### config.mk
export PLATFORM = sky130hd
export DESIGN_NAME = Bicubic
export DESIGN_NICKNAME = Bicubic
export VERILOG_FILES = /design/flow/design.v
export SDC_FILE = /design/flow/constraint.sdc
export NUM_CORES = 4
export LEC_CHECK = 0
export ABC_AREA = 1
export CAP_MARGIN = 15
export CORE_MARGIN = 2
export CORE_UTILIZATION = 72
export CTS_CLUSTER_DIAMETER = 77
export CTS_CLUSTER_SIZE = 37
export MAX_ROUTING_LAYER = met4
export PLACE_DENSITY = 0.95
export SETUP_SLACK_MARGIN = 2.31
export SLEW_MARGIN = 20
export TNS_END_PERCENT = 5
### constraint.sdc
create_clock -name core_clock -period 33.1 [get_ports {CLK}]
set_input_delay 6.6200 -clock core_clock [delete_from_list [all_inputs] [get_ports {CLK}]]
set_output_delay 6.6200 -clock core_clock [all_outputs]
set_load 0.01 [all_outputs]
### design.v
module Bicubic (
    input CLK,
    input RST,
    input enable,
    input [7:0] input_data,
    output logic [13:0] iaddr,
    output logic ird,
    output logic we,
    output logic [13:0] waddr,
    output logic [7:0] output_data,
    input [6:0] V0,
    input [6:0] H0,
    input [4:0] SW,
    input [4:0] SH,
    input [5:0] TW,
    input [5:0] TH,
    output logic DONE
);
parameter  IDLE=5'd0,PRE_PROCESS=5'd1,DELTA_X=5'd2,DELTA_Y=5'd3,IN16=5'd4,
           JUDGE=5'd5,Y0_ST=5'd6,Y1_ST=5'd7,Y2_ST=5'd8,Y3_ST=5'd9,X_ST=5'd10,
           Y_ST=5'd11,WRITE=5'd12,IN4=5'd13,DONE_ST=5'd14;
reg [4:0] state,next_state,cnt;
reg [6:0] q_x, q_y;
reg [7:0] win [0:15],inter [0:3],out_reg,cal_p_n1,cal_p_0,cal_p_1,
          cal_p_2,cal_result;
reg [17:0] cal_x_fp;
reg [18:0] p_x_delta, p_y_delta;
reg [24:0] p_x, p_y;        
wire x_match, y_match;
wire [24:0] x_add_delta, y_add_delta;
wire x_match_write, y_match_write;
wire x_jump_IN4;
wire [5:0] div_a=(state==DELTA_X)?SW-'d1:SH-'d1;        
wire [23:0] div_a_temp=div_a << 18;         
wire [5:0] div_b=(state==DELTA_X)?TW-'d1:TH-'d1;
wire [23:0] div_result=div_a_temp / div_b; 
assign DONE=state==DONE_ST;
assign ird='b1;
always @(posedge CLK or posedge RST) begin
    if (RST) begin
        state<=IDLE;
        cnt<=5'd0;  
    end
    else begin
        state<=next_state;
        cnt<=(state!=next_state)?5'd0:cnt+5'd1;
    end
end
always @(*) begin
    case (state)
        IDLE:next_state=(enable)?PRE_PROCESS:IDLE;
        PRE_PROCESS:next_state=DELTA_X;
        DELTA_X:next_state=(cnt==5'd5)?DELTA_Y:DELTA_X;
        DELTA_Y:next_state=(cnt==5'd5)?IN16:DELTA_Y;
        IN16:next_state=(cnt==5'd16)?JUDGE:IN16 ;         
        JUDGE:next_state=(x_match && y_match)?WRITE:(y_match)?Y_ST:(x_match)?X_ST:Y0_ST;
        Y0_ST:next_state=Y1_ST;       
        Y1_ST:next_state=Y2_ST;       
        Y2_ST:next_state=Y3_ST;       
        Y3_ST:next_state=X_ST;        
        X_ST:next_state=WRITE;        
        Y_ST:next_state=WRITE;        
        WRITE:next_state=(q_y==TH-1'd1 && q_x==TW-1'd1)?DONE_ST:(q_x==TW-1'd1)?IN16:(x_jump_IN4)?IN4:JUDGE;
        IN4:next_state=(cnt==5'd4)?JUDGE:IN4;         
        DONE_ST:next_state=IDLE;
        default:next_state=IDLE;
    endcase
end 
always @(*) begin
    case (state)
        Y0_ST:begin
            cal_x_fp=p_x[17:0];
            cal_p_n1=win[0];   
            cal_p_0=win[1];  
            cal_p_1=win[2];  
            cal_p_2=win[3];  
        end 
        Y1_ST:begin
            cal_x_fp=p_x[17:0];
            cal_p_n1=win[4];   
            cal_p_0=win[5];  
            cal_p_1=win[6];  
            cal_p_2=win[7];  
        end 
        Y2_ST:begin
            cal_x_fp=p_x[17:0];
            cal_p_n1=win[8];   
            cal_p_0=win[9];  
            cal_p_1=win[10];  
            cal_p_2=win[11];  
        end 
        Y3_ST:begin
            cal_x_fp=p_x[17:0];
            cal_p_n1=win[12];   
            cal_p_0=win[13];  
            cal_p_1=win[14];  
            cal_p_2=win[15];  
        end 
        X_ST:begin
            cal_x_fp=p_y[17:0];
            cal_p_n1=inter[0];  
            cal_p_0=inter[1];
            cal_p_1=inter[2];
            cal_p_2=inter[3];
        end 
        Y_ST:begin
            cal_x_fp=p_x[17:0];
            cal_p_n1=inter[0];  
            cal_p_0=inter[1];
            cal_p_1=inter[2];
            cal_p_2=inter[3];
        end 
        default:begin
            cal_x_fp=p_x[17:0];
            cal_p_n1=18'd0;
            cal_p_0=18'd0;
            cal_p_1=18'd0;
            cal_p_2=18'd0;
        end 
    endcase
end
always @(*) begin
    case (state)
        IN16:begin
            we=1'b0;
            output_data=8'd0;
            waddr=14'd0;
            case (cnt)
               5'd0:iaddr=(((p_x[24:18]-2'd1)<<6)+((p_x[24:18]-2'd1)<<5)+((p_x[24:18]-2'd1)<<2))+((p_y[24:18]-2'd1));
               5'd1:iaddr=(((p_x[24:18]-2'd0)<<6)+((p_x[24:18]-2'd0)<<5)+((p_x[24:18]-2'd0)<<2))+((p_y[24:18]-2'd1));
               5'd2:iaddr=(((p_x[24:18]+2'd1)<<6)+((p_x[24:18]+2'd1)<<5)+((p_x[24:18]+2'd1)<<2))+((p_y[24:18]-2'd1));
               5'd3:iaddr=(((p_x[24:18]+2'd2)<<6)+((p_x[24:18]+2'd2)<<5)+((p_x[24:18]+2'd2)<<2))+((p_y[24:18]-2'd1));
               5'd4:iaddr=(((p_x[24:18]-2'd1)<<6)+((p_x[24:18]-2'd1)<<5)+((p_x[24:18]-2'd1)<<2))+((p_y[24:18]+2'd0));
               5'd5:iaddr=(((p_x[24:18]-2'd0)<<6)+((p_x[24:18]-2'd0)<<5)+((p_x[24:18]-2'd0)<<2))+((p_y[24:18]+2'd0));
               5'd6:iaddr=(((p_x[24:18]+2'd1)<<6)+((p_x[24:18]+2'd1)<<5)+((p_x[24:18]+2'd1)<<2))+((p_y[24:18]+2'd0));
               5'd7:iaddr=(((p_x[24:18]+2'd2)<<6)+((p_x[24:18]+2'd2)<<5)+((p_x[24:18]+2'd2)<<2))+((p_y[24:18]+2'd0));
               5'd8:iaddr=(((p_x[24:18]-2'd1)<<6)+((p_x[24:18]-2'd1)<<5)+((p_x[24:18]-2'd1)<<2))+((p_y[24:18]+2'd1));
               5'd9:iaddr=(((p_x[24:18]-2'd0)<<6)+((p_x[24:18]-2'd0)<<5)+((p_x[24:18]-2'd0)<<2))+((p_y[24:18]+2'd1));
               5'd10:iaddr=(((p_x[24:18]+2'd1)<<6)+((p_x[24:18]+2'd1)<<5)+((p_x[24:18]+2'd1)<<2))+((p_y[24:18]+2'd1));
               5'd11:iaddr=(((p_x[24:18]+2'd2)<<6)+((p_x[24:18]+2'd2)<<5)+((p_x[24:18]+2'd2)<<2))+((p_y[24:18]+2'd1));
               5'd12:iaddr=(((p_x[24:18]-2'd1)<<6)+((p_x[24:18]-2'd1)<<5)+((p_x[24:18]-2'd1)<<2))+((p_y[24:18]+2'd2));
               5'd13:iaddr=(((p_x[24:18]-2'd0)<<6)+((p_x[24:18]-2'd0)<<5)+((p_x[24:18]-2'd0)<<2))+((p_y[24:18]+2'd2));
               5'd14:iaddr=(((p_x[24:18]+2'd1)<<6)+((p_x[24:18]+2'd1)<<5)+((p_x[24:18]+2'd1)<<2))+((p_y[24:18]+2'd2));
               5'd15:iaddr=(((p_x[24:18]+2'd2)<<6)+((p_x[24:18]+2'd2)<<5)+((p_x[24:18]+2'd2)<<2))+((p_y[24:18]+2'd2));
               default:iaddr=14'd0;
            endcase
        end
        IN4:begin
            we=1'b0;
            output_data=8'd0;
            waddr=14'd0;
            case (cnt)
               5'd0:iaddr=(((p_x[24:18]+2'd2)<<6)+((p_x[24:18]+2'd2)<<5)+((p_x[24:18]+2'd2)<<2))+((p_y[24:18]-2'd1));
               5'd1:iaddr=(((p_x[24:18]+2'd2)<<6)+((p_x[24:18]+2'd2)<<5)+((p_x[24:18]+2'd2)<<2))+((p_y[24:18]+2'd0));
               5'd2:iaddr=(((p_x[24:18]+2'd2)<<6)+((p_x[24:18]+2'd2)<<5)+((p_x[24:18]+2'd2)<<2))+((p_y[24:18]+2'd1));
               5'd3:iaddr=(((p_x[24:18]+2'd2)<<6)+((p_x[24:18]+2'd2)<<5)+((p_x[24:18]+2'd2)<<2))+((p_y[24:18]+2'd2));
                default:iaddr=14'd0;
            endcase
        end
        WRITE:begin
            iaddr=14'd0;
            we=1'b1;
            output_data=out_reg;
            waddr=q_x+q_y*TW;
        end
        default:begin
            output_data=8'd0;
            we=1'b0;
            iaddr=14'd0;
            waddr=14'd0;
        end 
    endcase
end
wire signed [12:0] a, b, c, d;   
assign a=- $signed({1'b0,cal_p_n1})+$signed({1'b0,cal_p_0})+$signed({1'b0,cal_p_0,1'b0}) - $signed({1'b0,cal_p_1}) - $signed({1'b0,cal_p_1,1'b0})+$signed({1'b0,cal_p_2});
assign b=$signed({1'b0,cal_p_n1,1'b0}) - $signed({1'b0,cal_p_0}) - $signed({1'b0,cal_p_0,2'b0})+$signed({1'b0,cal_p_1,2'b0}) - $signed({1'b0,cal_p_2});
assign c=- $signed({1'b0,cal_p_n1})+$signed({1'b0,cal_p_1});
assign d=$signed({1'b0,cal_p_0,1'b0});
wire [17:0] x3, x2, x1;      
wire [35:0] x2_temp,x3_temp;
assign x1=cal_x_fp;
assign x2_temp=x1 * cal_x_fp;
assign x2=x2_temp[35:18];
assign x3_temp=x2 * cal_x_fp;
assign x3=x3_temp[35:18];
wire signed [32:0] result_ext, ax, bx, cx, dx;     
assign ax=$signed(a) * $signed({1'b0,x3});
assign bx=$signed(b) * $signed({1'b0,x2});
assign cx=$signed(c) * $signed({1'b0,x1});
assign dx=$signed({d,18'd0});
assign result_ext=$signed(ax)+$signed(bx)+$signed(cx)+$signed(dx);
assign cal_result=(result_ext[32])?8'd0:(result_ext[32:18] >= 15'd511)?8'd255:result_ext[26:19]+result_ext[18];   
assign x_match=(p_x[17:13]==5'd0)||(p_x[17:13]==5'b11111);
assign y_match=(p_y[17:13]==5'd0)||(p_y[17:13]==5'b11111);
assign x_add_delta=p_x+p_x_delta;
assign y_add_delta=p_y+p_y_delta;
assign x_match_write=(x_add_delta[17:13]==5'd0)|| (x_add_delta[17:13]==5'b11111);
assign y_match_write=(y_add_delta[17:13]==5'd0)||(y_add_delta[17:13]==5'b11111);
assign x_jump_IN4=x_match_write||(x_add_delta[24:18] > p_x[24:18]);
integer i1;
always @(posedge CLK or posedge RST) begin
    if (RST) begin
        for (i1=0; i1<16; i1=i1+1) begin
            win[i1]<=8'd0;
        end
        for (i1=0; i1<4; i1=i1+1) begin
            inter[i1]<=8'd0;
        end
        out_reg<=8'd0;
        p_x_delta<=19'd0;
        p_y_delta<=19'd0;
        p_x<=25'd0;
        p_y<=25'd0;
        q_x<=25'd0;
        q_y<=25'd0;
    end
    else begin
        case (state)
            PRE_PROCESS:begin
                p_x<={H0,18'd0};
                p_y<={V0,18'd0};
                q_x<=7'd0;
                q_y<=7'd0;
            end
            DELTA_X:p_x_delta<=div_result;
            DELTA_Y:p_y_delta<=div_result;
            IN16:begin
                case (cnt)
                   5'd1:win[00]<=input_data;
                   5'd2:win[01]<=input_data;
                   5'd3:win[02]<=input_data;
                   5'd4:win[03]<=input_data;
                   5'd5:win[04]<=input_data;
                   5'd6:win[05]<=input_data;
                   5'd7:win[06]<=input_data;
                   5'd8:win[07]<=input_data;
                   5'd9:win[08]<=input_data;
                   5'd10:win[09]<=input_data;
                   5'd11:win[10]<=input_data;
                   5'd12:win[11]<=input_data;
                   5'd13:win[12]<=input_data;
                   5'd14:win[13]<=input_data;
                   5'd15:win[14]<=input_data;
                   5'd16:win[15]<=input_data;
                endcase
            end 
            JUDGE:begin
                if (next_state==WRITE) begin
                    out_reg<=win[5];
                end
                if(next_state==Y_ST) begin
                    inter[0]<=win[4];
                    inter[1]<=win[5];
                    inter[2]<=win[6];
                    inter[3]<=win[7];
                end
                else if(next_state==X_ST) begin
                    inter[0]<=win[1];
                    inter[1]<=win[5];
                    inter[2]<=win[9];
                    inter[3]<=win[13];
                end
            end
            Y0_ST:inter[0]<=cal_result;    
            Y1_ST:inter[1]<=cal_result;
            Y2_ST:inter[2]<=cal_result;
            Y3_ST:inter[3]<=cal_result;
            X_ST:out_reg<=cal_result;
            Y_ST: out_reg<=cal_result;
            WRITE:begin
                if (q_x==(TW-'d1)) begin
                    p_x<={H0,{18'd0}};
                    q_x<='d0;
                    if (y_match_write) begin
                        p_y[24:18]<=y_add_delta[24:18]+y_add_delta[17];
                        p_y[17:0]<=25'd0;                           
                    end
                    else begin
                        p_y<=y_add_delta;
                    end
                    q_y<=q_y+'d1;
                end
                else if (x_jump_IN4) begin
                    if (x_match_write) begin
                        p_x[24:18]<=x_add_delta[24:18]+x_add_delta[17];
                        p_x[17:0]<=25'd0;                           
                    end
                    else begin
                        p_x<=x_add_delta;
                    end
                    q_x<=q_x +'d1;
                end
                else begin
                    p_x<=x_add_delta;
                    q_x<=q_x +'d1;
                end
                if (x_jump_IN4) begin
                    win[00]<=win [01];
                    win[01]<=win [02];
                    win[02]<=win [03];
                    win[04]<=win [05];
                    win[05]<=win [06];
                    win[06]<=win [07];
                    win[08]<=win [09];
                    win[09]<=win [10];
                    win[10]<=win [11];
                    win[12]<=win [13];
                    win[13]<=win [14];
                    win[14]<=win [15];
                end
            end
            IN4:begin
                case (cnt)
                   5'd1:win[03]<=input_data;     
                   5'd2:win[07]<=input_data;
                   5'd3:win[11]<=input_data;
                   5'd4:win[15]<=input_data;
                endcase
            end
        endcase
    end
end
endmodule
### run.sh
#!/bin/bash
# the make line also repeats each setting of config.mk as NAME=value (left out here)
make -C /OpenROAD-flow-scripts/flow DESIGN_CONFIG=/design/flow/config.mk WORK_HOME=/design/flow/orfs CLKGATE_MAP_FILE= finish
==> results of run 1 <==
## stage by stage
| stage | util | hold slack [ns] | instance area [um2] |
|---|---|---|---|
| 2_1_floorplan | - | 0.4530 | 80310 |
| 3_5_place_dp | 0.8044 | 0.4784 | 88780 |
| 4_1_cts | 0.8282 | 0.5070 | 91400 |
| 3_3_place_gp | 0.8044 | 0.4682 | 88770 |
## layer usage
layer / track usage / GRT overflow
met1: 0.8399 / 279
met2: 0.9798 / 1483
met3: 0.8249 / 283
met4: 0.8624 / 618
met5: - / -
## what timing repair did
item	4_1_cts
endpoints found under the setup margin	17
gates resized	219
buffers inserted	150
cloned	2
pin swaps	145
==> ci_impl_report.md, run 1 <==
### Metrics collected by this job

| Metric | Value |
|---|---|
| Most frequently used flop master after synthesis | `dfrtp_1` |
| Port bufs | `84` |
| Estimated wirelength of the detail-placed design | `235.8 mm` |
| Yosys top cell by instances | `inv_1` |
| Synth Instances | `10620` |
| Status | `stopped before the end` |
| Biggest combinational cell group after synthesis | `adder cells` |
| Synthesis area per yosys | `79840 um2` |
| Fraction of the yosys area taken by sequential cells | `0.08745` |
| Stage where the flow stopped | `5_1_grt` |
| Number of standard cells reported by yosys | `10620` |
| Floorplan-stage core utilization | `0.7234` |
| Fraction of post-synthesis cell area in the top cell type by area | `0.3059` |
| Most frequent cells after synthesis | `inv_1, nand2_1, fa_1, nor2_1, ha_1` |
| Post-Syn Area | `79840 um2` |
| Total instance count after detailed placement | `12810` |
| Root Buffer | `clkbuf_16` |
| Synthesized-area fraction occupied by adder cells | `0.4335` |
| Number of buffers added to fix hold violations after cts | `0` |
| Area fraction in mux cells | `0.002382` |
| Cell type with the largest total area after synthesis | `fa_1` |
| Synthesized flop and latch total | `279` |
| Global-route congestion overflow total | `2663` |
| Number of enable flip-flop cells | `0` |
| Row Count | `122` |
| CTS H-tree lvls | `1` |
| Fraction of the mapped netlist area in simple logic gates | `0.2071` |
| Number of sinks handled by clock tree synthesis | `279` |
| XOR/XNOR share of the synthesized area | `0.03796` |
| DIE AREA | `113600 um2` |
| Async S/R FF share, synth | `1.000` |
| Clock Tree Buf Depth | `3` |
| Main area contributors after synthesis | `fa_1, ha_1, inv_1, nand2_1, dfrtp_1` |
| Total GRT Usage | `0.8813` |
| Net count entering floorplan | `12700` |
| First logged error message | `[ERROR GRT-0116] Global routing finished with congestion. Check the congestion regions in the DRC Viewer.` |
| Height of the chip | `337 um` |
| IO Pins | `86` |
| Post-synth cell types | `84` |
| Setup slack after placement | `-9.431 ns` |
| Global placer's final weighted congestion | `1.126` |
| Count of synthesis-stage warnings from yosys | `4` |
| Die width | `337 um` |
| CTS buffer count | `17` |
| Mapped Avg Cell Area | `7.520 um2` |
| Complex-gate fraction of the synthesized area | `0.09746` |
| Core Region | `110400 um2` |
==> run 2, diff against run 1 <==
Settings changed: ABC_AREA 1 to not set, CAP_MARGIN 15 to 0, CORE_ASPECT_RATIO set to 0.64, CORE_UTILIZATION 72 to 68, CTS_CLUSTER_DIAMETER 77 to not set, CTS_CLUSTER_SIZE 37 to 56, GPL_TIMING_DRIVEN set to 1, MAX_ROUTING_LAYER met4 to not set, PLACE_DENSITY 0.95 to not set, PLACE_DENSITY_LB_ADDON set to 0.01, SETUP_SLACK_MARGIN 2.31 to 5.0.
Clock period 33.1 ns to 49.9 ns, I/O delays scaled along.
==> ci_impl_report.md, run 2 <==
### Metrics collected by this job

| Metric | Value |
|---|---|
| Mean number of vias per cell | `6.283` |
| Tally of filler cells in the layout | `7737` |
| Final design utilization | `0.7962` |
| Yosys top cell by instances | `inv_1 (unchanged)` |
| Maximum fanout encountered on the critical timing path | `6` |
| Class of the most critical hold timing path | `flip-flop to flip-flop` |
| Maximum number of pins on one net before global-route repair | `156` |
| Type of the setup path with the least slack | `input port to flip-flop` |
| Number of enable flip-flop cells | `0 (unchanged)` |
| Number of sinks handled by clock tree synthesis | `279 (unchanged)` |
| DIE AREA | `119100 um2 (was 113600 um2)` |
| Biggest combinational cell group after synthesis | `adder cells (unchanged)` |
| CTS tree | `yes` |
| Crit path buf inv count | `23` |
| Reg-to-Reg Start | `state[0]$_DFF_PP0_` |
| Sequential cell area | `6982 um2` |
| Synthesized-area fraction occupied by adder cells | `0.4380 (was 0.4335)` |
| Async S/R FF share, synth | `1.000 (unchanged)` |
| CTS buffer count | `25 (was 17)` |
| Least-Margin Pin Slew | `1.268 ns` |
| Synthesized flop and latch total | `279 (unchanged)` |
| Layout check faults | `negative setup slack` |
| RSZ-0062 raised after global routing | `yes` |
| Share of the clock period used by the worst path | `1.061` |
| Synthesis area per yosys | `79060 um2 (was 79840 um2)` |
| Later-pin clock latency in the skew report | `0.60 ns` |
| Die width | `430.2 um (was 337 um)` |
| Max-slew violation total from the final report | `0` |
| Slowest library cell on the worst path | `or4_4` |
| Final setup viols | `4` |
| Worst Reg2Reg Path Length in Cells | `243` |
| Combined area of the multi-input logic cells | `66060 um2` |
| Count of synthesis-stage warnings from yosys | `4 (unchanged)` |
| Worst rel slew slack | `0.1517` |
| Average routed wire per standard cell | `22.91 um` |
| Global-route wire length before repair | `427.2 mm` |
| Area fraction in mux cells | `0.02530 (was 0.002382)` |
| Clock Tree Buf Depth | `3 (unchanged)` |
| Net total in the final layout | `12500` |
| Launching element of the worst setup path | `TW[2]` |
| Delay of the slowest cell on the worst path | `0.55 ns` |
| Number of DRC violations after detailed routing | `0` |
| Total GRT Usage | `0.4584` |
| XOR/XNOR share of the synthesized area | `0.05083 (was 0.03796)` |
| Total length of routed wires | `274.5 mm` |
| Dominant cell type by count on the critical path | `buf_4` |
| Hold Crit Start | `q_x[4]$_DFFE_PP0P_` |
| Synthesis-to-layout area growth | `16.55%` |
| Most frequently used flop master after synthesis | `dfrtp_1 (unchanged)` |
| Estimated wirelength of the detail-placed design | `216.8 mm (was 235.8 mm)` |
| Cell type with the largest total area after synthesis | `fa_1 (unchanged)` |
| Total number of cells along the worst setup path | `241` |
| Clock Skews | `0.02851 ns` |
| Clock Pin Slew Worst Setup and Hold Paths | `0.08 ns` |
| Number of max-cap violations | `0` |
| Net count entering floorplan | `11540 (was 12700)` |
| Worst setup margin | `-3.049 ns` |
| Fin crit period | `52.95 ns` |
| FMAX | `0.01889 GHz` |
| Most frequent cells after synthesis | `inv_1, fa_1, nand2_1, ha_1, nor2_1 (was inv_1, nand2_1, fa_1, nor2_1, ha_1)` |
| Cell count of the worst hold path | `1` |
| Main area contributors after synthesis | `fa_1, ha_1, dfrtp_1, inv_1, nand2_1 (was fa_1, ha_1, inv_1, nand2_1, dfrtp_1)` |
| Fraction of the mapped netlist area in simple logic gates | `0.1637 (was 0.2071)` |
| Global-route congestion overflow total | `0` |
| Element type at the critical path end | `flip-flop` |
| OpenROAD warning count | `66` |
| Post-Syn Area | `79060 um2 (was 79840 um2)` |
| Root Buffer | `clkbuf_16 (unchanged)` |
| Number of DRC markers in iteration 0 | `8938` |
| Worst hold path endpoint | `q_x[4]$_DFFE_PP0P_` |
| Final hold viol count | `0` |
| Via count | `75260` |
| ANT nets after route | `0` |
| Fraction of post-synthesis cell area in the top cell type by area | `0.3089 (was 0.3059)` |
| Number of antenna violations at the first check in global routing | `10` |
| Critical register-to-register path endpoint | `p_x_delta[0]$_DFFE_PP0P_` |
| Iteration count of the initial detailed-routing pass | `8` |
| Via count of the first global-routing pass | `76120` |
| Critical Path End | `p_x_delta[0]$_DFFE_PP0P_` |
| Height of the chip | `276.8 um (was 337 um)` |
| Critical Path RT | `50.40 ns` |
| Row Count | `100 (was 122)` |
| Status | `failed layout checks (was stopped before the end)` |
| Fraction of the yosys area taken by sequential cells | `0.08830 (was 0.08745)` |
| Synth Instances | `9459 (was 10620)` |
| Hold slack | `0.4892 ns` |
| Number of standard cells reported by yosys | `9459 (was 10620)` |
| Complex-gate fraction of the synthesized area | `0.1380 (was 0.09746)` |
| Setup slack of the most critical reg-to-reg path | `5.23 ns` |
| Data arrival time at the worst-slack endpoint | `53.45 ns` |
| CTS H-tree lvls | `1 (unchanged)` |
| Core Region | `115700 um2 (was 110400 um2)` |
| Mapped Avg Cell Area | `8.359 um2 (was 7.520 um2)` |
| CP startpoint kind | `input port` |
| IO Pins | `86 (unchanged)` |
| Post-synth cell types | `125 (was 84)` |
| Floorplan-stage core utilization | `0.6831 (was 0.7234)` |
| Global placer's final weighted congestion | `1.034 (was 1.126)` |
| Kind of cell adding the most delay to the critical path | `AND-OR/OR-AND gates` |
| Port bufs | `84 (unchanged)` |
## run 2: layout make-up
type                    instances  area share
multi-input cells            7175      0.7169
repair buffers               1308      0.1094
flip-flops and latches        279     0.07577
inverters                    1632     0.06657
well taps                    1530     0.02077
clock buffers                  29    0.007278
clock inverters                17    0.003014
diodes                          8   0.0002172
## run 2: per-stage QoR
| stage | setup slack, ns | setup TNS [ns] | cell area (um2) | instances |
|---|---|---|---|---|
| 6_report | -3.049 | -9.523 | 92150 | 11980 |
| 5_1_grt | -5.347 | -21.62 | 92140 | 11970 |
| 4_1_cts | -1.990 | -5.552 | 91210 | 11920 |
| 3_5_place_dp | -3.696 | -12.96 | 89510 | 11800 |
| 3_3_place_gp | -2.220 | -6.548 | 89500 | 11800 |
| 2_1_floorplan | -5.065 | -20.91 | 79790 | 9459 |
## run 2: timing repair
action	in CTS	in global routing
buffers inserted	71	55
gates resized	49	89
endpoints found under the setup margin	10	12
hold buffers	0	0
gates cloned	0	0
pin swaps	73	144
## run 2: layer usage
layer | track usage | vias to the layer above | wire [um]
met2 | 0.6390 | 5510 | 109500
met4 | 0.1269 | 10 | 9520
met1 | 0.6533 | 36350 | 109000
li1 | - | 32570 | -
met3 | 0.1920 | 825 | 46290
met5 | 0 | - | 110
==> run 3, diff against run 2 <==
Settings changed: CAP_MARGIN 0 to 20, CELL_PAD_IN_SITES_DETAIL_PLACEMENT set to 1, CORE_ASPECT_RATIO 0.64 to not set, CORE_MARGIN 2 to 5, CORE_UTILIZATION 68 to 40, CTS_CLUSTER_SIZE 56 to 11, GPL_ROUTABILITY_DRIVEN set to 1, GPL_TIMING_DRIVEN 1 to not set, MIN_ROUTING_LAYER set to met2, PLACE_DENSITY_LB_ADDON 0.01 to not set, TNS_END_PERCENT 5 to not set.
Clock period 49.9 ns to 60.0 ns, I/O delays scaled along.
==> ci_impl_report.md, run 3 <==
### Metrics collected by this job

| Metric | Value |
|---|---|
| Yosys top cell by instances | `inv_1 (unchanged)` |
| Floorplan-stage core utilization | `0.4013 (was 0.6831)` |
| Number of antenna violations at the first check in global routing | `9 (was 10)` |
| Mean number of vias per cell | `7.720 (was 6.283)` |
| Net total in the final layout | `12090 (was 12500)` |
| Via count | `98100 (was 75260)` |
| Clock Tree Buf Depth | `3 (unchanged)` |
| Critical Path RT | `60.42 ns (was 50.40 ns)` |
| Worst rel slew slack | `0.1957 (was 0.1517)` |
| IO Pins | `86 (unchanged)` |
| Number of buffers added to fix hold violations after cts | `0 (unchanged)` |
| CTS tree | `yes (unchanged)` |
| Average routed wire per standard cell | `25.20 um (was 22.91 um)` |
| Dominant cell type by count on the critical path | `buf_4 (unchanged)` |
| Maximum fanout encountered on the critical timing path | `6 (unchanged)` |
| Global-route congestion overflow total | `0 (unchanged)` |
| Count of synthesis-stage warnings from yosys | `4 (unchanged)` |
| Hold slack | `0.5013 ns (was 0.4892 ns)` |
| Synthesized-area fraction occupied by adder cells | `0.4380 (unchanged)` |
| Post-synth cell types | `125 (unchanged)` |
| XOR/XNOR share of the synthesized area | `0.05083 (unchanged)` |
| Post-Syn Area | `79060 um2 (unchanged)` |
| Synthesis area per yosys | `79060 um2 (unchanged)` |
| FMAX | `0.01807 GHz` |
| ANT nets after route | `0 (unchanged)` |
| Slowest library cell on the worst path | `or4_4 (unchanged)` |
| Worst Reg2Reg Path Length in Cells | `242 (was 243)` |
| Cell type with the largest total area after synthesis | `fa_1 (unchanged)` |
| Element type at the critical path end | `flip-flop (unchanged)` |
| Total number of cells along the worst setup path | `241 (unchanged)` |
| Core Region | `197000 um2 (was 115700 um2)` |
| Maximum number of pins on one net before global-route repair | `115 (was 156)` |
| Data arrival time at the worst-slack endpoint | `55.75 ns (was 53.45 ns)` |
| Root Buffer | `clkbuf_16 (unchanged)` |
| Status | `finished clean (was failed layout checks)` |
| Height of the chip | `454.6 um (was 276.8 um)` |
| Total instance count after detailed placement | `12460 (was 11800)` |
| Final setup viols | `0 (was 4)` |
| Share of the clock period used by the worst path | `0.9222 (was 1.061)` |
| Total GRT Usage | `0.4572 (was 0.4584)` |
| Least-Margin Pin Slew | `1.199 ns (was 1.268 ns)` |
| Cell count of the worst hold path | `2 (was 1)` |
| Critical register-to-register path endpoint | `p_y_delta[0]$_DFFE_PP0N_ (was p_x_delta[0]$_DFFE_PP0P_)` |
| OpenROAD warning count | `69 (was 66)` |
| CTS H-tree lvls | `2 (was 1)` |
| Non-filler cells in the finished layout | `12710 (was 11980)` |
| RSZ-0062 raised after global routing | `yes (unchanged)` |
| Main area contributors after synthesis | `fa_1, ha_1, dfrtp_1, inv_1, nand2_1 (unchanged)` |
| Global-route wire length before repair | `485.8 mm (was 427.2 mm)` |
| Async S/R FF share, synth | `1.000 (unchanged)` |
| Total negative setup slack | `0 ns (was -9.523 ns)` |
| Iteration count of the initial detailed-routing pass | `14 (was 8)` |
| Number of DRC violations after detailed routing | `0 (unchanged)` |
| Synth Instances | `9459 (unchanged)` |
| Kind of cell adding the most delay to the critical path | `AND-OR/OR-AND gates (unchanged)` |
| Later-pin clock latency in the skew report | `0.60 ns (about the same)` |
| Hold Crit Start | `inter[2][0]$_DFFE_PP0P_ (was q_x[4]$_DFFE_PP0P_)` |
| Launching element of the worst setup path | `TH[1] (was TW[2])` |
| Max-slew violation total from the final report | `0 (unchanged)` |
| Most frequent cells after synthesis | `inv_1, fa_1, nand2_1, ha_1, nor2_1 (unchanged)` |
| Worst hold path endpoint | `inter[2][0]$_DFFE_PP0P_ (was q_x[4]$_DFFE_PP0P_)` |
| Reg-to-Reg Start | `state[3]$_DFF_PP0_ (was state[0]$_DFF_PP0_)` |
| Number of sinks handled by clock tree synthesis | `279 (unchanged)` |
| Fraction of the mapped netlist area in simple logic gates | `0.1637 (unchanged)` |
| Worst setup margin | `4.669 ns (was -3.049 ns)` |
| Synthesized flop and latch total | `279 (unchanged)` |
| Fin crit period | `55.33 ns` |
| Clock Skews | `0.03600 ns (was 0.02851 ns)` |
| Net count entering floorplan | `11540 (unchanged)` |
| DIE AREA | `206700 um2 (was 119100 um2)` |
| CTS buffer count | `34 (was 25)` |
| Synthesis-to-layout area growth | `15.35% (was 16.55%)` |
| Crit path buf inv count | `31 (was 23)` |
| Most frequently used flop master after synthesis | `dfrtp_1 (unchanged)` |
| Clock Pin Slew Worst Setup and Hold Paths | `0.06 ns (was 0.08 ns)` |
| Area fraction in mux cells | `0.02530 (unchanged)` |
| Complex-gate fraction of the synthesized area | `0.1380 (unchanged)` |
| Final hold viol count | `0 (unchanged)` |
| Critical Path End | `p_y_delta[0]$_DFFE_PP0N_ (was p_x_delta[0]$_DFFE_PP0P_)` |
| Port bufs | `84 (unchanged)` |
| Number of enable flip-flop cells | `0 (unchanged)` |
| Class of the most critical hold timing path | `flip-flop to flip-flop (unchanged)` |
| Estimated wirelength of the detail-placed design | `249.5 mm (was 216.8 mm)` |
| Delay of the slowest cell on the worst path | `0.58 ns (was 0.55 ns)` |
| Fraction of the yosys area taken by sequential cells | `0.08830 (unchanged)` |
| Type of the setup path with the least slack | `input port to flip-flop (unchanged)` |
| Number of DRC markers in iteration 0 | `20330 (was 8938)` |
| Setup slack of the most critical reg-to-reg path | `14.55 ns (was 5.23 ns)` |
| Tally of filler cells in the layout | `23390 (was 7737)` |
| Global placer's final weighted congestion | `0.9834 (was 1.034)` |
| Biggest combinational cell group after synthesis | `adder cells (unchanged)` |
| Final design utilization | `0.4629 (was 0.7962)` |
| Number of standard cells reported by yosys | `9459 (unchanged)` |
| Number of max-cap violations | `0 (unchanged)` |
| Via count of the first global-routing pass | `115700 (was 76120)` |
| Mapped Avg Cell Area | `8.359 um2 (unchanged)` |
| Fraction of post-synthesis cell area in the top cell type by area | `0.3089 (unchanged)` |
| Die width | `454.6 um (was 430.2 um)` |
| Setup slack after placement | `1.732 ns (was -3.696 ns)` |
| Total length of routed wires | `320.2 mm (was 274.5 mm)` |
| CP startpoint kind | `input port (unchanged)` |
| Row Count | `163 (was 100)` |
-- run 3: what timing repair did --
action | 4_1_cts | 5_1_grt
pin swaps | 73 | 164
endpoints found under the hold margin | 0 | 0
buffers inserted | 64 | 89
endpoints found under the setup margin | 4 | 6
resized | 97 | 214
-- run 3: through the flow --
step / area, um2
6_report: 91200
5_1_grt: 91140
4_1_cts: 89480
3_5_place_dp: 87620
3_3_place_gp: 87610
2_1_floorplan: 79890
-- run 3: per-layer routing --
metal	vias to the layer above	wire length (um)	global-route usage	share of wire
met5	-	2928	0.1425	0.0091
met4	105	40360	0.1350	0.13
met3	3829	115700	0.5387	0.36
met2	28170	161300	0.5812	0.50
met1	34440	0	-	0
li1	31550	-	-	-
-- run 3: cell type report --
| class | instances | area (um2) | area share |
|---|---|---|---|
| Antenna cell | 44 | 110.1 | 0.001207 |
| Clock buffer | 43 | 925.9 | 0.01015 |
| Clock inverter | 7 | 113.9 | 0.001248 |
| Inverter | 1632 | 6150 | 0.06743 |
| Multi-Input combinational cell | 7175 | 66720 | 0.7316 |
| Sequential cell | 279 | 6982 | 0.07655 |
| Tap cell | 2640 | 3303 | 0.03622 |
| Timing Repair Buffer | 887 | 6895 | 0.07561 |
==> run 4, diff against run 3 <==
Settings changed: ABC_AREA set to 1, CELL_PAD_IN_SITES_DETAIL_PLACEMENT 1 to not set, CORE_MARGIN 5 to 2, CORE_UTILIZATION 40 to 67, CTS_CLUSTER_SIZE 11 to not set, GPL_ROUTABILITY_DRIVEN 1 to not set, MIN_ROUTING_LAYER met2 to not set, PLACE_DENSITY_LB_ADDON set to 0.01, SETUP_SLACK_MARGIN 5.0 to not set.
Clock period 60.0 ns to 86.9 ns, I/O delays scaled along.
==> ci_impl_report.md, run 4 <==
### Metrics collected by this job

| Metric | Value |
|---|---|
| Number of antenna violations at the first check in global routing | `3 (was 9)` |
| Async S/R FF share, synth | `1.000 (unchanged)` |
| Core Region | `118100 um2 (was 197000 um2)` |
| Most frequent cells after synthesis | `inv_1, nand2_1, fa_1, nor2_1, ha_1 (was inv_1, fa_1, nand2_1, ha_1, nor2_1)` |
| Clock Tree Buf Depth | `3 (unchanged)` |
| Number of max-cap violations | `0 (unchanged)` |
| Number of standard cells reported by yosys | `10620 (was 9459)` |
| CTS buffer count | `29 (was 34)` |
| Iteration count of the initial detailed-routing pass | `7 (was 14)` |
| Post-Syn Area | `79840 um2 (was 79060 um2)` |
| Worst setup margin | `24.59 ns (was 4.669 ns)` |
| Fin crit period | `62.31 ns` |
| Total number of cells along the worst setup path | `266 (was 241)` |
| Critical register-to-register path endpoint | `p_x_delta[0]$_DFFE_PP0P_ (was p_y_delta[0]$_DFFE_PP0N_)` |
| Clock Skews | `0.02152 ns (was 0.03600 ns)` |
| Mapped Avg Cell Area | `7.520 um2 (was 8.359 um2)` |
| Worst rel slew slack | `0.1984 (was 0.1957)` |
| Total GRT Usage | `0.4080 (was 0.4572)` |
| Root Buffer | `clkbuf_16 (unchanged)` |
| Total instance count after detailed placement | `12030 (was 12460)` |
| Hold slack | `0.4862 ns (was 0.5013 ns)` |
| Hold Crit Start | `win[15][1]$_DFFE_PP0P_ (was inter[2][0]$_DFFE_PP0P_)` |
| Net total in the final layout | `12610 (was 12090)` |
| Height of the chip | `349.2 um (was 454.6 um)` |
| Final setup viols | `0 (unchanged)` |
| Via count of the first global-routing pass | `73010 (was 115700)` |
| Estimated wirelength of the detail-placed design | `193.9 mm (was 249.5 mm)` |
| Cell count of the worst hold path | `2 (unchanged)` |
| Average routed wire per standard cell | `20.14 um (was 25.20 um)` |
| Main area contributors after synthesis | `fa_1, ha_1, inv_1, nand2_1, dfrtp_1 (was fa_1, ha_1, dfrtp_1, inv_1, nand2_1)` |
| Die width | `349.2 um (was 454.6 um)` |
| Max-slew violation total from the final report | `0 (unchanged)` |
| Number of DRC violations after detailed routing | `0 (unchanged)` |
| Setup slack of the most critical reg-to-reg path | `41.01 ns (was 14.55 ns)` |
| Cell type with the largest total area after synthesis | `fa_1 (unchanged)` |
| Row Count | `126 (was 163)` |
| Most frequently used flop master after synthesis | `dfrtp_1 (unchanged)` |
| CTS H-tree lvls | `1 (was 2)` |
| Global placer's final weighted congestion | `0.9660 (was 0.9834)` |
| Global-route congestion overflow total | `0 (unchanged)` |
| Number of instances resized during post-cts repair | `0 (was 97)` |
| Fraction of post-synthesis cell area in the top cell type by area | `0.3059 (was 0.3089)` |
| Synthesized-area fraction occupied by adder cells | `0.4335 (was 0.4380)` |
| DIE AREA | `121900 um2 (was 206700 um2)` |
| Status | `finished clean (unchanged)` |
| Clock Pin Slew Worst Setup and Hold Paths | `0.07 ns (was 0.06 ns)` |
| Global-route wire length before repair | `390.8 mm (was 485.8 mm)` |
| Share of the clock period used by the worst path | `0.7170 (was 0.9222)` |
| XOR/XNOR share of the synthesized area | `0.03796 (was 0.05083)` |
| Least-Margin Pin Slew | `1.193 ns (was 1.199 ns)` |
| Biggest combinational cell group after synthesis | `adder cells (unchanged)` |
| Number of enable flip-flop cells | `0 (unchanged)` |
| Critical Path RT | `87.40 ns (was 60.42 ns)` |
| Kind of cell adding the most delay to the critical path | `simple AND/OR/NAND/NOR gates (was AND-OR/OR-AND gates)` |
| Maximum fanout encountered on the critical timing path | `28 (was 6)` |
| Post-synth cell types | `84 (was 125)` |
| Yosys top cell by instances | `inv_1 (unchanged)` |
| Complex-gate fraction of the synthesized area | `0.09746 (was 0.1380)` |
| Non-filler cells in the finished layout | `12090 (was 12710)` |
| ANT nets after route | `0 (unchanged)` |
| Worst Reg2Reg Path Length in Cells | `263 (was 242)` |
| Number of buffers added to fix hold violations after cts | `0 (unchanged)` |
| Element type at the critical path end | `flip-flop (unchanged)` |
| Fraction of the yosys area taken by sequential cells | `0.08745 (was 0.08830)` |
| Fraction of the mapped netlist area in simple logic gates | `0.2071 (was 0.1637)` |
| Via count | `71110 (was 98100)` |
| Delay of the slowest cell on the worst path | `0.69 ns (was 0.58 ns)` |
| Synth Instances | `10620 (was 9459)` |
| Dominant cell type by count on the critical path | `nand2_1 (was buf_4)` |
| IO Pins | `86 (unchanged)` |
| Count of synthesis-stage warnings from yosys | `4 (unchanged)` |
| RSZ-0062 raised after global routing | `no (was yes)` |
| Class of the most critical hold timing path | `flip-flop to flip-flop (unchanged)` |
| Synthesized flop and latch total | `279 (unchanged)` |
| Synthesis area per yosys | `79840 um2 (was 79060 um2)` |
| Final hold viol count | `0 (unchanged)` |
| OpenROAD warning count | `65 (was 69)` |
| Number of DRC markers in iteration 0 | `6414 (was 20330)` |
| Net count entering floorplan | `12700 (was 11540)` |
| Slowest library cell on the worst path | `clkdlybuf4s50_1 (was or4_4)` |
| Type of the setup path with the least slack | `input port to flip-flop (unchanged)` |
| Synthesis-to-layout area growth | `4.195% (was 15.35%)` |
| Setup slack after placement | `24.48 ns (was 1.732 ns)` |
| Total negative setup slack | `0 ns (unchanged)` |
| Maximum number of pins on one net before global-route repair | `159 (was 115)` |
| Setup fix buffers added after clock tree synthesis | `0 (was 64)` |
| Later-pin clock latency in the skew report | `0.61 ns (was 0.60 ns)` |
| FMAX | `0.01605 GHz` |
| Port bufs | `84 (unchanged)` |
| CP startpoint kind | `input port (unchanged)` |
| Reg-to-Reg Start | `state[3]$_DFF_PP0_ (unchanged)` |
| Launching element of the worst setup path | `TW[0] (was TH[1])` |
| CTS tree | `yes (unchanged)` |
| Critical Path End | `p_x_delta[0]$_DFFE_PP0P_ (was p_y_delta[0]$_DFFE_PP0N_)` |
| Worst hold path endpoint | `win[15][1]$_DFFE_PP0P_ (was inter[2][0]$_DFFE_PP0P_)` |
| Total length of routed wires | `243.5 mm (was 320.2 mm)` |
| Number of sinks handled by clock tree synthesis | `279 (unchanged)` |
| Area fraction in mux cells | `0.002382 (was 0.02530)` |
| Mean number of vias per cell | `5.884 (was 7.720)` |
| Floorplan-stage core utilization | `0.6762 (was 0.4013)` |
| Crit path buf inv count | `40 (was 31)` |
| Data arrival time at the worst-slack endpoint | `62.80 ns (was 55.75 ns)` |
-- run 4: area by class of cell --
type,instances,area (um2)
multi-input combinational,7553,62300
fill,9806,34890
inverter,2456,9238
sequential,279,6982
tap,1536,1922
timing repair buffer,207,1777
clock buffer,38,809.5
clock inverter,14,155.1
antenna,3,7.507
-- run 4: routing by layer --
| metal | GRT usage | share of wire | wire length (um) |
|---|---|---|---|
| met4 | 0.2194 | 0.064 | 15700 |
| met3 | 0.07888 | 0.097 | 23670 |
| met1 | 0.5149 | 0.38 | 92680 |
| met5 | 0 | 0.000086 | 21 |
| met2 | 0.6638 | 0.46 | 111400 |
-- run 4: through the flow --
step | utilization | area (um2)
2_1_floorplan | - | 79840
3_3_place_gp | 0.6961 | 82200
3_5_place_dp | 0.6962 | 82210
4_1_cts | 0.7044 | 83170
5_1_grt | 0.7045 | 83180
6_report | 0.7045 | 83190
==> run 5, diff against run 4 <==
Settings changed: ABC_AREA 1 to not set, CAP_MARGIN 20 to 0, CORE_ASPECT_RATIO set to 0.58, CORE_UTILIZATION 67 to 58, CTS_CLUSTER_SIZE set to 29, GPL_TIMING_DRIVEN set to 1, PLACE_DENSITY set to 0.55, PLACE_DENSITY_LB_ADDON 0.01 to not set, SETUP_SLACK_MARGIN set to 5.0.
Clock period 86.9 ns to 61.1 ns, I/O delays scaled along.
==> ci_impl_report.md, run 5 <==
### Metrics collected by this job

| Metric | Value |
|---|---|
| Global-route congestion overflow total | `0 (unchanged)` |
| Cell count of the worst hold path | `1 (was 2)` |
| Cell type with the largest total area after synthesis | `fa_1 (unchanged)` |
| Post-Syn Area | `79060 um2 (was 79840 um2)` |
| Total length of routed wires | `275.9 mm (was 243.5 mm)` |
| Mean number of vias per cell | `6.124 (was 5.884)` |
| Maximum fanout encountered on the critical timing path | `7 (was 28)` |
| Placed cell area | `83340 um2 (was 82210 um2)` |
| Delay of the slowest cell on the worst path | `0.59 ns (was 0.69 ns)` |
| Number of enable flip-flop cells | `0 (unchanged)` |
| Kind of cell adding the most delay to the critical path | `AND-OR/OR-AND gates (was simple AND/OR/NAND/NOR gates)` |
| ANT nets after route | `0 (unchanged)` |
| Total number of cells along the worst setup path | `243 (was 266)` |
| Number of sinks handled by clock tree synthesis | `279 (unchanged)` |
| Mapped Avg Cell Area | `8.359 um2 (was 7.520 um2)` |
| Critical Path End | `p_x_delta[0]$_DFFE_PP0P_ (unchanged)` |
| Max-slew violation total from the final report | `0 (unchanged)` |
| Post-synth cell types | `125 (was 84)` |
| Global-route wire length before repair | `418.5 mm (was 390.8 mm)` |
| Status | `finished clean (unchanged)` |
| Estimated wirelength of the detail-placed design | `218.2 mm (was 193.9 mm)` |
| Non-filler cells in the finished layout | `11450 (was 12090)` |
| RSZ-0062 raised after global routing | `yes (was no)` |
| Average routed wire per standard cell | `24.10 um (was 20.14 um)` |
| XOR/XNOR share of the synthesized area | `0.05083 (was 0.03796)` |
| Clock Tree Buf Depth | `3 (unchanged)` |
| Launching element of the worst setup path | `TW[0] (unchanged)` |
| CTS H-tree lvls | `1 (unchanged)` |
| FMAX | `0.01775 GHz` |
| Number of standard cells reported by yosys | `9459 (was 10620)` |
| DIE AREA | `139400 um2 (was 121900 um2)` |
| Total GRT Usage | `0.3935 (was 0.4080)` |
| Number of DRC markers in iteration 0 | `8304 (was 6414)` |
| Synthesized-area fraction occupied by adder cells | `0.4380 (was 0.4335)` |
| Row Count | `103 (was 126)` |
| Synthesis-to-layout area growth | `10.15% (was 4.195%)` |
| Final hold viol count | `0 (unchanged)` |
| Iteration count of the initial detailed-routing pass | `10 (was 7)` |
| Final setup viols | `0 (unchanged)` |
| Via count of the first global-routing pass | `68240 (was 73010)` |
| Net count entering floorplan | `11540 (was 12700)` |
| Count of synthesis-stage warnings from yosys | `4 (unchanged)` |
| Hold Crit Start | `q_x[4]$_DFFE_PP0P_ (was win[15][1]$_DFFE_PP0P_)` |
| Number of DRC violations after detailed routing | `0 (unchanged)` |
| Clock Pin Slew Worst Setup and Hold Paths | `0.07 ns (about the same)` |
| Complex-gate fraction of the synthesized area | `0.1380 (was 0.09746)` |
| CP startpoint kind | `input port (unchanged)` |
| Setup slack of the most critical reg-to-reg path | `15.11 ns (was 41.01 ns)` |
| Fraction of the mapped netlist area in simple logic gates | `0.1637 (was 0.2071)` |
| Via count | `70110 (was 71110)` |
| Maximum number of pins on one net before global-route repair | `156 (was 159)` |
| Slowest library cell on the worst path | `or4_4 (was clkdlybuf4s50_1)` |
| Worst Reg2Reg Path Length in Cells | `242 (was 263)` |
| CTS tree | `yes (unchanged)` |
| CTS buffer count | `26 (was 29)` |
| Global placer's final weighted congestion | `1.023 (was 0.9660)` |
| Async S/R FF share, synth | `1.000 (unchanged)` |
| Number of antenna violations at the first check in global routing | `5 (was 3)` |
| Synth Instances | `9459 (was 10620)` |
| Least-Margin Pin Slew | `1.246 ns (was 1.193 ns)` |
| Type of the setup path with the least slack | `input port to flip-flop (unchanged)` |
| Yosys top cell by instances | `inv_1 (unchanged)` |
| Core Region | `135700 um2 (was 118100 um2)` |
| Fin crit period | `56.33 ns` |
| Share of the clock period used by the worst path | `0.9219 (was 0.7170)` |
| Fraction of the yosys area taken by sequential cells | `0.08830 (was 0.08745)` |
| Data arrival time at the worst-slack endpoint | `56.83 ns (was 62.80 ns)` |
| Area fraction in mux cells | `0.02530 (was 0.002382)` |
| Final design utilization | `0.6418 (was 0.7045)` |
| Most frequently used flop master after synthesis | `dfrtp_1 (unchanged)` |
| Number of max-cap violations | `0 (unchanged)` |
| IO Pins | `86 (unchanged)` |
| Net total in the final layout | `11670 (was 12610)` |
| Most frequent cells after synthesis | `inv_1, fa_1, nand2_1, ha_1, nor2_1 (was inv_1, nand2_1, fa_1, nor2_1, ha_1)` |
| Critical register-to-register path endpoint | `p_x_delta[0]$_DFFE_PP0P_ (unchanged)` |
| Root Buffer | `clkbuf_16 (unchanged)` |
| Main area contributors after synthesis | `fa_1, ha_1, dfrtp_1, inv_1, nand2_1 (was fa_1, ha_1, inv_1, nand2_1, dfrtp_1)` |
| Crit path buf inv count | `23 (was 40)` |
| Non-Filler Cell Area, Final | `87090 um2 (was 83190 um2)` |
| Element type at the critical path end | `flip-flop (unchanged)` |
| Fraction of post-synthesis cell area in the top cell type by area | `0.3089 (was 0.3059)` |
| Worst hold path endpoint | `q_x[4]$_DFFE_PP0P_ (was win[15][1]$_DFFE_PP0P_)` |
| Critical Path RT | `61.60 ns (was 87.40 ns)` |
| Biggest combinational cell group after synthesis | `adder cells (unchanged)` |
| OpenROAD warning count | `70 (was 65)` |
| Reg-to-Reg Start | `state[1]$_DFF_PP0_ (was state[3]$_DFF_PP0_)` |
| Port bufs | `84 (unchanged)` |
| Height of the chip | `285.2 um (was 349.2 um)` |
| Total instance count after detailed placement | `11210 (was 12030)` |
| Class of the most critical hold timing path | `flip-flop to flip-flop (unchanged)` |
| Worst rel slew slack | `0.1650 (was 0.1984)` |
| Die width | `488.8 um (was 349.2 um)` |
| Synthesized flop and latch total | `279 (unchanged)` |
| Synthesis area per yosys | `79060 um2 (was 79840 um2)` |
| Clock Skews | `0.02860 ns (was 0.02152 ns)` |
| Floorplan-stage core utilization | `0.5826 (was 0.6762)` |
| Later-pin clock latency in the skew report | `0.60 ns (was 0.61 ns)` |
-- run 5: repair_timing --
action / in CTS / in global routing
setup buffers: 87 / 103
hold buffers: 0 / 0
pin swaps: 65 / 171
endpoints found under the setup margin: 6 / 4
gates resized: 75 / 252
-- run 5: area by class of cell --
| type | instances | area [um2] |
|---|---|---|
| multi-input combinational | 7175 | 66890 |
| antenna | 4 | 10.01 |
| sequential | 279 | 6982 |
| clock buffer | 32 | 693.2 |
| inverter | 1632 | 6142 |
| fill | 11670 | 48620 |
| clock inverter | 16 | 200.2 |
| tap | 1837 | 2298 |
| timing repair buffer | 474 | 3877 |
-- run 5: stage by stage --
stage,TNS [ns],hold WS [ns],worst slack [ns]
floorplan,0,0.4464,3.981
global placement,0,0.4685,0.8480
detailed placement,-0.4070,0.4740,-0.2136
CTS,0,0.4909,5.016
finish,0,0.4926,4.775
global route,0,0.5101,2.747
-- run 5: layer usage --
layer | global-route usage | share of wire | vias up
met5 | 0.001011 | 0.00018 | -
met4 | 0.05588 | 0.017 | 8
met3 | 0.1665 | 0.17 | 402
met2 | 0.4926 | 0.36 | 4253
met1 | 0.6257 | 0.45 | 34560
li1 | - | - | 30890
==> run 6, diff against run 5 <==
Settings changed: ABC_AREA set to 1, CAP_MARGIN 0 to 20, CORE_ASPECT_RATIO 0.58 to not set, CORE_UTILIZATION 58 to 72, CTS_CLUSTER_SIZE 29 to 100, GPL_TIMING_DRIVEN 1 to not set, PLACE_DENSITY 0.55 to 0.43, SETUP_SLACK_MARGIN 5.0 to not set.
Clock period 61.1 ns to 50.6 ns, I/O delays scaled along.
==> ci_impl_report.md, run 6 <==
### Metrics collected by this job

| Metric | Value |
|---|---|
| Net total in the final layout | `12700 (was 11670)` |
| Clock Skews | `0.03076 ns (was 0.02860 ns)` |
| Cell type with the largest total area after synthesis | `fa_1 (unchanged)` |
| Post-Syn Area | `79840 um2 (was 79060 um2)` |
| Top layer reached by signal wires | `met5 (unchanged)` |
| Status | `finished clean (unchanged)` |
| Number of standard cells reported by yosys | `10620 (was 9459)` |
| Total length of routed wires | `246.5 mm (was 275.9 mm)` |
| Type of the setup path with the least slack | `input port to flip-flop (unchanged)` |
| Number of sinks handled by clock tree synthesis | `279 (unchanged)` |
| Fraction of post-synthesis cell area in the top cell type by area | `0.3059 (was 0.3089)` |
| Area fraction in mux cells | `0.002382 (was 0.02530)` |
| ANT nets after route | `0 (unchanged)` |
| CTS tree | `yes (unchanged)` |
| Delay of the slowest cell on the worst path | `0.52 ns (was 0.59 ns)` |
| Die width | `337 um (was 488.8 um)` |
| Reg-to-Reg Start | `state[3]$_DFF_PP0_ (was state[1]$_DFF_PP0_)` |
| Number of max-cap violations | `0 (unchanged)` |
| Height of the chip | `337 um (was 285.2 um)` |
| Port bufs | `84 (unchanged)` |
| Setup slack of the most critical reg-to-reg path | `11.64 ns (was 15.11 ns)` |
| Worst rel slew slack | `0.1229 (was 0.1650)` |
| CTS H-tree lvls | `1 (unchanged)` |
| Worst Reg2Reg Path Length in Cells | `270 (was 242)` |
| CTS buffer count | `28 (was 26)` |
| Total negative setup slack | `0 ns (unchanged)` |
| Most frequent cells after synthesis | `inv_1, nand2_1, fa_1, nor2_1, ha_1 (was inv_1, fa_1, nand2_1, ha_1, nor2_1)` |
| IO Pins | `86 (unchanged)` |
| Root Buffer | `clkbuf_16 (unchanged)` |
| Post-synth cell types | `84 (was 125)` |
| Number of enable flip-flop cells | `0 (unchanged)` |
| Slowest library cell on the worst path | `clkdlybuf4s50_1 (was or4_4)` |
| Final hold viol count | `0 (unchanged)` |
| Net count entering floorplan | `12700 (was 11540)` |
| Critical register-to-register path endpoint | `p_x_delta[0]$_DFFE_PP0P_ (unchanged)` |
| Critical Path End | `p_x_delta[0]$_DFFE_PP0P_ (unchanged)` |
| Mean number of vias per cell | `6.002 (was 6.124)` |
| Element type at the critical path end | `flip-flop (unchanged)` |
| Synthesis-to-layout area growth | `5.407% (was 10.15%)` |
| OpenROAD warning count | `62 (was 70)` |
| Global-route wire length before repair | `387.8 mm (was 418.5 mm)` |
| Number of DRC violations after detailed routing | `0 (unchanged)` |
| Global placer's final weighted congestion | `1.026 (was 1.023)` |
| Final setup viols | `0 (unchanged)` |
| Fin crit period | `47.47 ns` |
| Fraction of the mapped netlist area in simple logic gates | `0.2071 (was 0.1637)` |
| Least-Margin Pin Slew | `1.306 ns (was 1.246 ns)` |
| Total GRT Usage | `0.4370 (was 0.3935)` |
| Clock Tree Buf Depth | `3 (unchanged)` |
| Total number of cells along the worst setup path | `271 (was 243)` |
| Met2 Wirelength | `111.6 mm (was 100.4 mm)` |
| Later-pin clock latency in the skew report | `0.63 ns (was 0.60 ns)` |
| Kind of cell adding the most delay to the critical path | `simple AND/OR/NAND/NOR gates (was AND-OR/OR-AND gates)` |
| Hold Crit Start | `win[11][4]$_DFFE_PP0P_ (was q_x[4]$_DFFE_PP0P_)` |
| Via count of the first global-routing pass | `74050 (was 68240)` |
| Critical Path RT | `51.10 ns (was 61.60 ns)` |
| Global-route congestion overflow total | `0 (unchanged)` |
| CP startpoint kind | `input port (unchanged)` |
| Number of antenna violations at the first check in global routing | `15 (was 5)` |
| Cell count of the worst hold path | `2 (was 1)` |
| Yosys top cell by instances | `inv_1 (unchanged)` |
| Crit path buf inv count | `40 (was 23)` |
| Launching element of the worst setup path | `TH[0] (was TW[0])` |
| Main area contributors after synthesis | `fa_1, ha_1, inv_1, nand2_1, dfrtp_1 (was fa_1, ha_1, dfrtp_1, inv_1, nand2_1)` |
| Count of synthesis-stage warnings from yosys | `4 (unchanged)` |
| Average routed wire per standard cell | `20.32 um (was 24.10 um)` |
| Estimated wirelength of the detail-placed design | `192.5 mm (was 218.2 mm)` |
| Fraction of the yosys area taken by sequential cells | `0.08745 (was 0.08830)` |
| Maximum number of pins on one net before global-route repair | `152 (was 156)` |
| Floorplan-stage core utilization | `0.7234 (was 0.5826)` |
| Share of the clock period used by the worst path | `0.9381 (was 0.9219)` |
| Number of DRC markers in iteration 0 | `7041 (was 8304)` |
| Max-slew violation total from the final report | `0 (unchanged)` |
| Maximum fanout encountered on the critical timing path | `23 (was 7)` |
| Number of buffers added to fix hold violations after cts | `0 (unchanged)` |
| Synthesized flop and latch total | `279 (unchanged)` |
| Core Region | `110400 um2 (was 135700 um2)` |
| Worst hold path endpoint | `win[11][4]$_DFFE_PP0P_ (was q_x[4]$_DFFE_PP0P_)` |
| Data arrival time at the worst-slack endpoint | `47.97 ns (was 56.83 ns)` |
| Complex-gate fraction of the synthesized area | `0.09746 (was 0.1380)` |
| DIE AREA | `113600 um2 (was 139400 um2)` |
| Class of the most critical hold timing path | `flip-flop to flip-flop (unchanged)` |
| Synthesized-area fraction occupied by adder cells | `0.4335 (was 0.4380)` |
| Iteration count of the initial detailed-routing pass | `8 (was 10)` |
| Synthesis area per yosys | `79840 um2 (was 79060 um2)` |
| Met1 Wirelength | `87.30 mm (was 125.0 mm)` |
| Row Count | `122 (was 103)` |
| Dominant cell type by count on the critical path | `nand2_1` |
| Biggest combinational cell group after synthesis | `adder cells (unchanged)` |
| Async S/R FF share, synth | `1.000 (unchanged)` |
| Mapped Avg Cell Area | `7.520 um2 (was 8.359 um2)` |
| Via count | `72810 (was 70110)` |
| Clock Pin Slew Worst Setup and Hold Paths | `0.08 ns (was 0.07 ns)` |
| Synth Instances | `10620 (was 9459)` |
| XOR/XNOR share of the synthesized area | `0.03796 (was 0.05083)` |
| Most frequently used flop master after synthesis | `dfrtp_1 (unchanged)` |
| FMAX | `0.02107 GHz` |
| Met3 routed WL | `27.50 mm (was 45.65 mm)` |
run 6: area by class of cell:
class	count	area (um2)
Multi-Input combinational cell	7558	62690
Fill cell	8287	26210
Inverter	2456	9269
Sequential cell	279	6982
Timing Repair Buffer	294	2426
Tap cell	1488	1862
Clock buffer	41	789.5
Clock inverter	9	117.6
Antenna cell	5	12.51
Timing Repair inverter	1	7.507
run 6: per-layer routing:
| layer | up-vias | global-route usage |
|---|---|---|
| met1 | 34800 | 0.5275 |
| met2 | 4172 | 0.7021 |
| met3 | 1156 | 0.09892 |
| li1 | 32660 | - |
| met5 | - | 0 |
| met4 | 16 | 0.2940 |
run 6: metrics by stage:
step | worst slack, ns | utilization | hold slack [ns] | cell area (um2) | instances
6_report | 3.133 | 0.7625 | 0.4890 | 84160 | 12130
3_5_place_dp | -1.112 | 0.7464 | 0.4750 | 82380 | 12020
3_3_place_gp | 0.3323 | 0.7464 | 0.4692 | 82370 | 12020
2_1_floorplan | 3.198 | - | 0.4530 | 79840 | 10620
4_1_cts | 0.02181 | 0.7549 | 0.4909 | 83320 | 12070
5_1_grt | -0.4432 | 0.7624 | 0.5074 | 84140 | 12130
run 6: repair_timing:
| item | CTS | global route |
|---|---|---|
| buffers inserted | 0 | 55 |
| gates cloned | 1 | 5 |
| hold endpoints to repair | 0 | 0 |
| pin swaps | 1 | 36 |
| endpoints found under the setup margin | 2 | 6 |
| gates resized | 5 | 114 |
